// mp2
module mp2 #(
    parameter CLK_FREQ = 12000000,
    parameter INTERVAL = CLK_FREQ / 360
)(
    input logic clk,
    input logic rst,
    output logic RGB_R,
    output logic RGB_G,
    output logic RGB_B
);
    logic [31:0] counter;
    logic [8:0] hue;
    logic [7:0] pwm_r, pwm_g, pwm_b;
    logic [7:0] pwm_counter;
    always_ff @(posedge clk) begin
        if (rst) begin
            counter <= 0;
            hue <= 0;
        end
        else if (counter >= INTERVAL)
        begin
            counter <= 0;
            hue <= (hue >= 359) ? 0 : hue + 1;
        end
        else
        begin
            counter <= counter + 1;
        end
    end
    always_comb begin
        pwm_r = (hue < 60) ? 255 :
                (hue < 120) ? (255 * (120 - hue) / 60) :
                (hue < 180) ? 0 :
                (hue < 240) ? 0 :
                (hue < 300) ? (255 * (hue - 240) / 60) :
                255;
        pwm_g = (hue < 60) ? (255 * (hue - 0) / 60) :
                (hue < 180) ? 255 :
                (hue < 240) ? (255 * (240 - hue) / 60) :
                0;
        pwm_b = (hue < 120) ? 0 :
                (hue < 180) ? (255 * (hue - 120) / 60) :
                (hue < 300) ? 255 :
                (hue < 360) ? (255 * (360 - hue) / 60) :
                0;
    end
    always_ff @(posedge clk) begin
        if (rst) pwm_counter <= 0;
        else pwm_counter <= pwm_counter + 1;
    end
    assign {RGB_R, RGB_G, RGB_B} = {pwm_counter < pwm_r, pwm_counter < pwm_g, pwm_counter < pwm_b};
endmodule
Size in the first run: about 2,200 cells after synthesis, ~49 flip-flops, about 5 I/O pins, about 18,000 sq um of cells after synthesis.
clock: 28.2 ns
lec_check: 0
cap_margin: 15
core_margin: 2
core_utilization: 68
cts_cluster_diameter: 234
cts_cluster_size: 58
max_routing_layer: met4
slew_margin: 20
run.sh (not shown) runs the stock make flow with config.mk's settings and CLKGATE_MAP_FILE=.
The baseline completed with no timing, DRC or antenna violations.
Next try:
CAP_MARGIN = 20   (was 15)
CORE_UTILIZATION = 40   (was 68)
CTS_CLUSTER_DIAMETER = not set   (was 234)
CTS_CLUSTER_SIZE = not set   (was 58)
MAX_ROUTING_LAYER = not set   (was met4)
clock period = 30.0 ns   (was 28.2 ns; I/O delays follow)
Final area climbs by 1.6%; via count drops by 2.3%; wire length climbs by 4.2%.
Next try:
ABC_AREA = 0   (was not set)
CORE_ASPECT_RATIO = 1.88   (was not set)
CORE_MARGIN = 8   (was 2)
CORE_UTILIZATION = 46   (was 40)
CTS_CLUSTER_DIAMETER = 385   (was not set)
CTS_CLUSTER_SIZE = 98   (was not set)
PLACE_DENSITY = 0.78   (was not set)
SETUP_SLACK_MARGIN = -0.58   (was not set)
TNS_END_PERCENT = 5   (was not set)
Outcome: Wire length climbs by 6.6%; cell count drops by 3.2%; total power drops by 2.5%; cell area drops by 0.63%; critical path depth drops by 1; clock power drops by about 2%.

* * *

== JK ==
mp2 again, from the RTL that the note above started with.
==> flow/config.mk <==
export PLATFORM = sky130hd
export DESIGN_NAME = mp2
export DESIGN_NICKNAME = mp2
export VERILOG_FILES = /design/flow/design.v
export SDC_FILE = /design/flow/constraint.sdc
export NUM_CORES = 4
export LEC_CHECK = 0
export ABC_AREA = 0
export CAP_MARGIN = 15
export CORE_MARGIN = 2
export CORE_UTILIZATION = 70
export CTS_CLUSTER_DIAMETER = 233
export CTS_CLUSTER_SIZE = 37
export MIN_ROUTING_LAYER = met1
export SETUP_SLACK_MARGIN = -1.01
export SLEW_MARGIN = 20
export TNS_END_PERCENT = 85
==> flow/constraint.sdc <==
create_clock -name core_clock -period 12.8 [get_ports {clk}]
set_input_delay 2.5600 -clock core_clock [delete_from_list [all_inputs] [get_ports {clk}]]
set_output_delay 2.5600 -clock core_clock [all_outputs]
set_load 0.01 [all_outputs]
JK terminated abnormally: 5_1_grt reported GRT-0116.
> inputs changed (JK -> MS)
--- a/flow/config.mk
+++ b/flow/config.mk
@@ -9,9 +9,9 @@
 export CAP_MARGIN = 15
 export CORE_MARGIN = 2
-export CORE_UTILIZATION = 70
-export CTS_CLUSTER_DIAMETER = 233
-export CTS_CLUSTER_SIZE = 37
+export CORE_UTILIZATION = 23
+export CTS_CLUSTER_SIZE = 52
 export MIN_ROUTING_LAYER = met1
-export SETUP_SLACK_MARGIN = -1.01
+export PLACE_DENSITY_LB_ADDON = 0.02
+export SETUP_SLACK_MARGIN = -0.37
 export SLEW_MARGIN = 20
 export TNS_END_PERCENT = 85
==> flow/constraint.sdc <==
create_clock -name core_clock -period 25.3 [get_ports {clk}]
set_input_delay 5.0600 -clock core_clock [delete_from_list [all_inputs] [get_ports {clk}]]
set_output_delay 5.0600 -clock core_clock [all_outputs]
set_load 0.01 [all_outputs]
==> comparison <==
Tool error GRT-0116 stopped JK during 5_1_grt; no final results.
The final layout from MS, which completed every stage, passed the timing, DRC and antenna checks at the end of the flow.
The hold buffer count at CTS was comparable across JK and MS.
Comparing count of instances resized after the clock tree is built for JK and MS, the bigger number came from JK.
Of JK and MS, the run reporting the higher post-CTS repair timing setup buffer count was JK.
Setup changes, MS to AL
==> flow/config.mk <==
export PLATFORM = sky130hd
export DESIGN_NAME = mp2
export DESIGN_NICKNAME = mp2
export VERILOG_FILES = /design/flow/design.v
export SDC_FILE = /design/flow/constraint.sdc
export NUM_CORES = 4
export LEC_CHECK = 0
export CAP_MARGIN = 20
export CORE_MARGIN = 2
export CORE_UTILIZATION = 70
export CTS_CLUSTER_DIAMETER = 221
export SLEW_MARGIN = 20
==> flow/constraint.sdc <==
create_clock -name core_clock -period 13.7 [get_ports {clk}]
set_input_delay 2.7400 -clock core_clock [delete_from_list [all_inputs] [get_ports {clk}]]
set_output_delay 2.7400 -clock core_clock [all_outputs]
set_load 0.01 [all_outputs]
--- outcome ---
- AL -> MS: share of the yosys chip area belonging to registers delta 0, exact match
- AL did not finish; a tool error ended it in 5_1_grt.
- The higher die outline width came out of MS.
- NOTE core footprint MS->AL decreased by more than half
- AL: cell count after placement is about 8% lower than what MS reported.
- Between AL and MS, the difference in number of instances in the synthesized netlist is negligible.
- Post-synthesis xor/xnor area fraction came out exactly the same in AL and MS.
- Higher die outline area was reported by MS, not AL.
Modified inputs, TR compared to AL
--- a/flow/config.mk
+++ b/flow/config.mk
@@ -9,4 +9,7 @@
 export CORE_MARGIN = 2
 export CORE_UTILIZATION = 70
-export CTS_CLUSTER_DIAMETER = 221
+export CTS_CLUSTER_DIAMETER = 203
+export CTS_CLUSTER_SIZE = 76
+export PLACE_DENSITY = 0.65
+export SETUP_SLACK_MARGIN = 2.18
 export SLEW_MARGIN = 20
==> flow/constraint.sdc <==
create_clock -name core_clock -period 16.3 [get_ports {clk}]
set_input_delay 3.2600 -clock core_clock [delete_from_list [all_inputs] [get_ports {clk}]]
set_output_delay 3.2600 -clock core_clock [all_outputs]
set_load 0.01 [all_outputs]
Findings:
Diff AL -> TR: HPWL after detailed placement now sits lower, total cell area at the placement stage now sits lower, floorplan die width now sits at about the same level, sequential cell area fraction in the yosys report now sits at about the same level. Row count came out exactly the same in TR and AL. Between TR and AL, the cell count after placement is higher for AL. Synthesized cell count came out exactly the same in TR and AL. TR: no failed stages, no open violations at the end. As far as cell area after technology mapping is concerned, TR and AL perform about the same. TR ended with more total of cells resized after clock tree synthesis than AL. AL -> TR: overall chip area delta 0, exact match. Number of sinks driven by the clock tree: TR vs AL identical.

* * *

Starting RTL as in the previous note.
==> flow/design.v (excerpt) <==
module mp2 #(
    parameter CLK_FREQ = 12000000,
    parameter INTERVAL = CLK_FREQ / 360
)(
    input logic clk,
    input logic rst,
    output logic RGB_R,
    output logic RGB_G,
    output logic RGB_B
);
==> flow/config.mk <==
export PLATFORM = sky130hd
export DESIGN_NAME = mp2
export DESIGN_NICKNAME = mp2
export VERILOG_FILES = /design/flow/design.v
export SDC_FILE = /design/flow/constraint.sdc
export NUM_CORES = 4
export LEC_CHECK = 0
export ABC_AREA = 1
export CAP_MARGIN = 20
export CORE_MARGIN = 2
export CORE_UTILIZATION = 72
export CTS_CLUSTER_SIZE = 58
export HOLD_SLACK_MARGIN = -0.09
export PLACE_DENSITY = 0.73
export SETUP_SLACK_MARGIN = 4.56
export SLEW_MARGIN = 20
export TNS_END_PERCENT = 5
==> flow/constraint.sdc <==
create_clock -name core_clock -period 16.1 [get_ports {clk}]
set_input_delay 3.2200 -clock core_clock [delete_from_list [all_inputs] [get_ports {clk}]]
set_output_delay 3.2200 -clock core_clock [all_outputs]
set_load 0.01 [all_outputs]
The first run went through all stages and came out clean.
Then changed:
Settings changed: HOLD_SLACK_MARGIN -0.09 to default, TNS_END_PERCENT 5 to default.
Effect: With this change the flow never finished: it broke off in 5_1_grt. Synthesized area does not change. Synthesized cell count stays the same. Die area is unchanged.
Then changed:
Settings changed: ABC_AREA 1 to default, CORE_UTILIZATION 72 to 65, MAX_ROUTING_LAYER from default to met4, PLACE_DENSITY 0.73 to default, SETUP_SLACK_MARGIN 4.56 to default.
Clock period 16.1 ns to 28.2 ns, I/O delays scaled along.
Now the flow finished with timing, DRC and antenna clean; die size climbs by a little under a tenth; area after synthesis went down slightly; synthesized cell count shrinks by about a fifth.
Then changed:
Settings changed: CORE_UTILIZATION 65 to 71, CTS_CLUSTER_DIAMETER from default to 227, CTS_CLUSTER_SIZE 58 to default, MAX_ROUTING_LAYER met4 to default.
Clock period 28.2 ns to 13.8 ns, I/O delays scaled along.
What happened: The changed run failed in 5_1_grt; area after synthesis stays the same; die size shrinks by a little under a tenth; synthesized cell count stays the same.

* * *

Starting RTL as in the previous note.
clock: 12.8 ns
lec_check: 0
abc_area: 0
cap_margin: 15
core_margin: 2
core_utilization: 70
cts_cluster_diameter: 233
cts_cluster_size: 35
min_routing_layer: met1
setup_slack_margin: -0.91
slew_margin: 20
tns_end_percent: 85
The first run ended with an error in global routing.
Rerun with:
- ABC_AREA: 0 -> 1
- CAP_MARGIN: 15 -> 20
- CORE_UTILIZATION: 70 -> 71
- CTS_CLUSTER_DIAMETER: 233 -> default
- CTS_CLUSTER_SIZE: 35 -> default
- MIN_ROUTING_LAYER: met1 -> default
- SETUP_SLACK_MARGIN: -0.91 -> default
- TNS_END_PERCENT: 85 -> default
- clock period: 12.8 -> 26.5 ns (I/O delays scaled with it)
What happened: The changed run completed without violations. Synthesized area went up by 1.6%. Die size hardly moves. Synthesized cell count went up by about 18%.
Rerun with:
- ABC_AREA: 1 -> default
- CORE_UTILIZATION: 71 -> 64
- CTS_CLUSTER_SIZE: default -> 90
- SETUP_SLACK_MARGIN: default -> 1.85
- clock period: 26.5 -> 13.7 ns (I/O delays scaled with it)
Outcome: The changed run did not get past global routing with GRT-0232; synthesized cell count went down by 15%; die size increases by 8.9%; synthesized area goes down by 1.6%.
Rerun with:
- CORE_UTILIZATION: 64 -> 65
- CTS_CLUSTER_SIZE: 90 -> default
- SETUP_SLACK_MARGIN: 1.85 -> default
- TNS_END_PERCENT: default -> 5
- clock period: 13.7 -> 13.8 ns (I/O delays scaled with it)
After rerunning:
- Now the flow completed and failed the layout checks on setup timing
- synthesized cell count stays the same
- die size came out lower by about 1.5%
- area after synthesis is unchanged

* * *

## lagoon
mp2 again, from the RTL that the note above started with.
==> flow/config.mk <==
export PLATFORM = sky130hd
export DESIGN_NAME = mp2
export DESIGN_NICKNAME = mp2
export VERILOG_FILES = /design/flow/design.v
export SDC_FILE = /design/flow/constraint.sdc
export NUM_CORES = 4
export LEC_CHECK = 0
export ABC_AREA = 0
export CAP_MARGIN = 0
export CELL_PAD_IN_SITES_DETAIL_PLACEMENT = 1
export CELL_PAD_IN_SITES_GLOBAL_PLACEMENT = 0
export CORE_MARGIN = 2
export CORE_UTILIZATION = 23
export CTS_CLUSTER_SIZE = 52
export GPL_ROUTABILITY_DRIVEN = 0
export HOLD_SLACK_MARGIN = 0.29
export MAX_ROUTING_LAYER = met4
export MIN_ROUTING_LAYER = met1
export PLACE_DENSITY = 0.48
export SETUP_SLACK_MARGIN = 4.62
export SLEW_MARGIN = 35
export TNS_END_PERCENT = 85
==> flow/constraint.sdc <==
create_clock -name core_clock -period 25.3 [get_ports {clk}]
set_input_delay 5.0600 -clock core_clock [delete_from_list [all_inputs] [get_ports {clk}]]
set_output_delay 5.0600 -clock core_clock [all_outputs]
set_load 0.01 [all_outputs]
lagoon | stages: all done | timing, DRC, antenna: all pass
--- input diff lagoon..xenon ---
- a deleted MIN_ROUTING_LAYER that had been met1
- a deleted CELL_PAD_IN_SITES_GLOBAL_PLACEMENT that had been 0
- a deleted MAX_ROUTING_LAYER that had been met4
- a deleted PLACE_DENSITY that had been 0.48
- a deleted CELL_PAD_IN_SITES_DETAIL_PLACEMENT that had been 1
- a deleted GPL_ROUTABILITY_DRIVEN that had been 0
- a change of CORE_UTILIZATION from 23 to 54
- a deleted SETUP_SLACK_MARGIN that had been 4.62
- a deleted ABC_AREA that had been 0
- a deleted HOLD_SLACK_MARGIN that had been 0.29
- a change of CAP_MARGIN from 0 to 20
- a deleted TNS_END_PERCENT that had been 85
- a deleted CTS_CLUSTER_SIZE that had been 52
- a change of SLEW_MARGIN from 35 to 20
- a change of the clock period (ns, I/O delays scaled along) from 25.3 to 22.0
==> comparison <==
Total non-filler cell area in the finished layout (xenon vs. lagoon) decreases by a few percent. Per the comparison of xenon with lagoon, wire length on met3 higher, critical path depth grew by about 7%, multi-input logic portion of the cell area shows an increase of 3.1 points. Compared with lagoon, total die size in xenon decreased by more than half. | post-layout period usage of the worst path | lower: lagoon |. xenon ended with less number of buffers outside the clock class in the layout than lagoon. Total power: xenon above lagoon.

* * *

The RTL this note starts from:
==> flow/design.v <==
module mp2 #(
    parameter CLK_FREQ = 12000000,
    parameter INTERVAL = CLK_FREQ / 360
)(
    input logic clk,
    input logic rst,
    output logic RGB_R,
    output logic RGB_G,
    output logic RGB_B
);
    logic [31:0] counter;
    logic [8:0] hue;
    logic [7:0] pwm_r, pwm_g, pwm_b;
    logic [7:0] pwm_counter;
    always_ff @(posedge clk) begin
        if (rst) begin
            counter <= 0;
            hue <= 0;
        end
        else if (counter >= INTERVAL)
        begin
            counter <= 0;
            hue <= (hue >= 359) ? 0 : hue + 1;
        end
        else
        begin
            counter <= counter + 1;
        end
    end
    always_comb begin
        pwm_r = (hue < 60) ? 255 :
                (hue < 120) ? (255 * (120 - hue) / 60) :
                (hue < 180) ? 0 :
                (hue < 240) ? 0 :
                (hue < 300) ? (255 * (hue - 240) / 60) :
                255;
        pwm_g = (hue < 60) ? (255 * (hue - 0) / 60) :
                (hue < 180) ? 255 :
                (hue < 240) ? (255 * (240 - hue) / 60) :
                0;
        pwm_b = (hue < 120) ? 0 :
                (hue < 180) ? (255 * (hue - 120) / 60) :
                (hue < 300) ? 255 :
                (hue < 360) ? (255 * (360 - hue) / 60) :
                0;
    end
    always_ff @(posedge clk) begin
        if (rst) pwm_counter <= 0;
        else pwm_counter <= pwm_counter + 1;
    end
    assign {RGB_R, RGB_G, RGB_B} = {pwm_counter < pwm_r, pwm_counter < pwm_g, pwm_counter < pwm_b};
endmodule
clock: 30.0 ns
lec_check: 0
cap_margin: 15
cell_pad_in_sites_detail_placement: 0
core_margin: 2
core_utilization: 40
cts_cluster_diameter: 72
gpl_routability_driven: 1
gpl_timing_driven: 0
hold_slack_margin: 0.24
min_routing_layer: met2
place_density_lb_addon: 0.24
slew_margin: 20
tns_end_percent: 40
Next try:
--- a/flow/config.mk
+++ b/flow/config.mk
@@ -8,9 +8,10 @@
 export CAP_MARGIN = 15
 export CELL_PAD_IN_SITES_DETAIL_PLACEMENT = 0
-export CORE_MARGIN = 2
+export CELL_PAD_IN_SITES_GLOBAL_PLACEMENT = 1
+export CORE_MARGIN = 6
 export CORE_UTILIZATION = 40
 export CTS_CLUSTER_DIAMETER = 72
 export GPL_ROUTABILITY_DRIVEN = 1
-export GPL_TIMING_DRIVEN = 0
+export GPL_TIMING_DRIVEN = 1
 export HOLD_SLACK_MARGIN = 0.24
 export MIN_ROUTING_LAYER = met2
What happened: Critical path depth falls by 2; wire length came out higher by a few percent; total power climbs by a few percent; core utilization shrinks by 0.16 points; global-route usage is lower by 2.2 points; first-iteration DRC count goes down by a few percent; die area rises by a little under a tenth; synthesized cell count is unchanged.
Next try:
==> flow/config.mk (replaced) <==
export PLATFORM = sky130hd
export DESIGN_NAME = mp2
export DESIGN_NICKNAME = mp2
export VERILOG_FILES = /design/flow/design.v
export SDC_FILE = /design/flow/constraint.sdc
export NUM_CORES = 4
export LEC_CHECK = 0
export CAP_MARGIN = 20
export CORE_MARGIN = 8
export CORE_UTILIZATION = 49
export CTS_CLUSTER_DIAMETER = 385
export PLACE_DENSITY_LB_ADDON = 0.3
export SETUP_SLACK_MARGIN = -0.58
export SLEW_MARGIN = 20
Area after synthesis stays the same.
Total power decreases by 8.1%.
Clock power decreases by 11%.
Die size decreases by 14%.
Flip-flop count is unchanged.
Global-route usage decreases by 11 points.
Synthesized cell count stays the same.
Wire length decreases by 13%.
Core utilization increases by 8.7 points.
Clock-buffer cell count decreases by 2.
Setup slack improved by 0.78 ns.
Power is estimated from default activity; no workload was simulated.
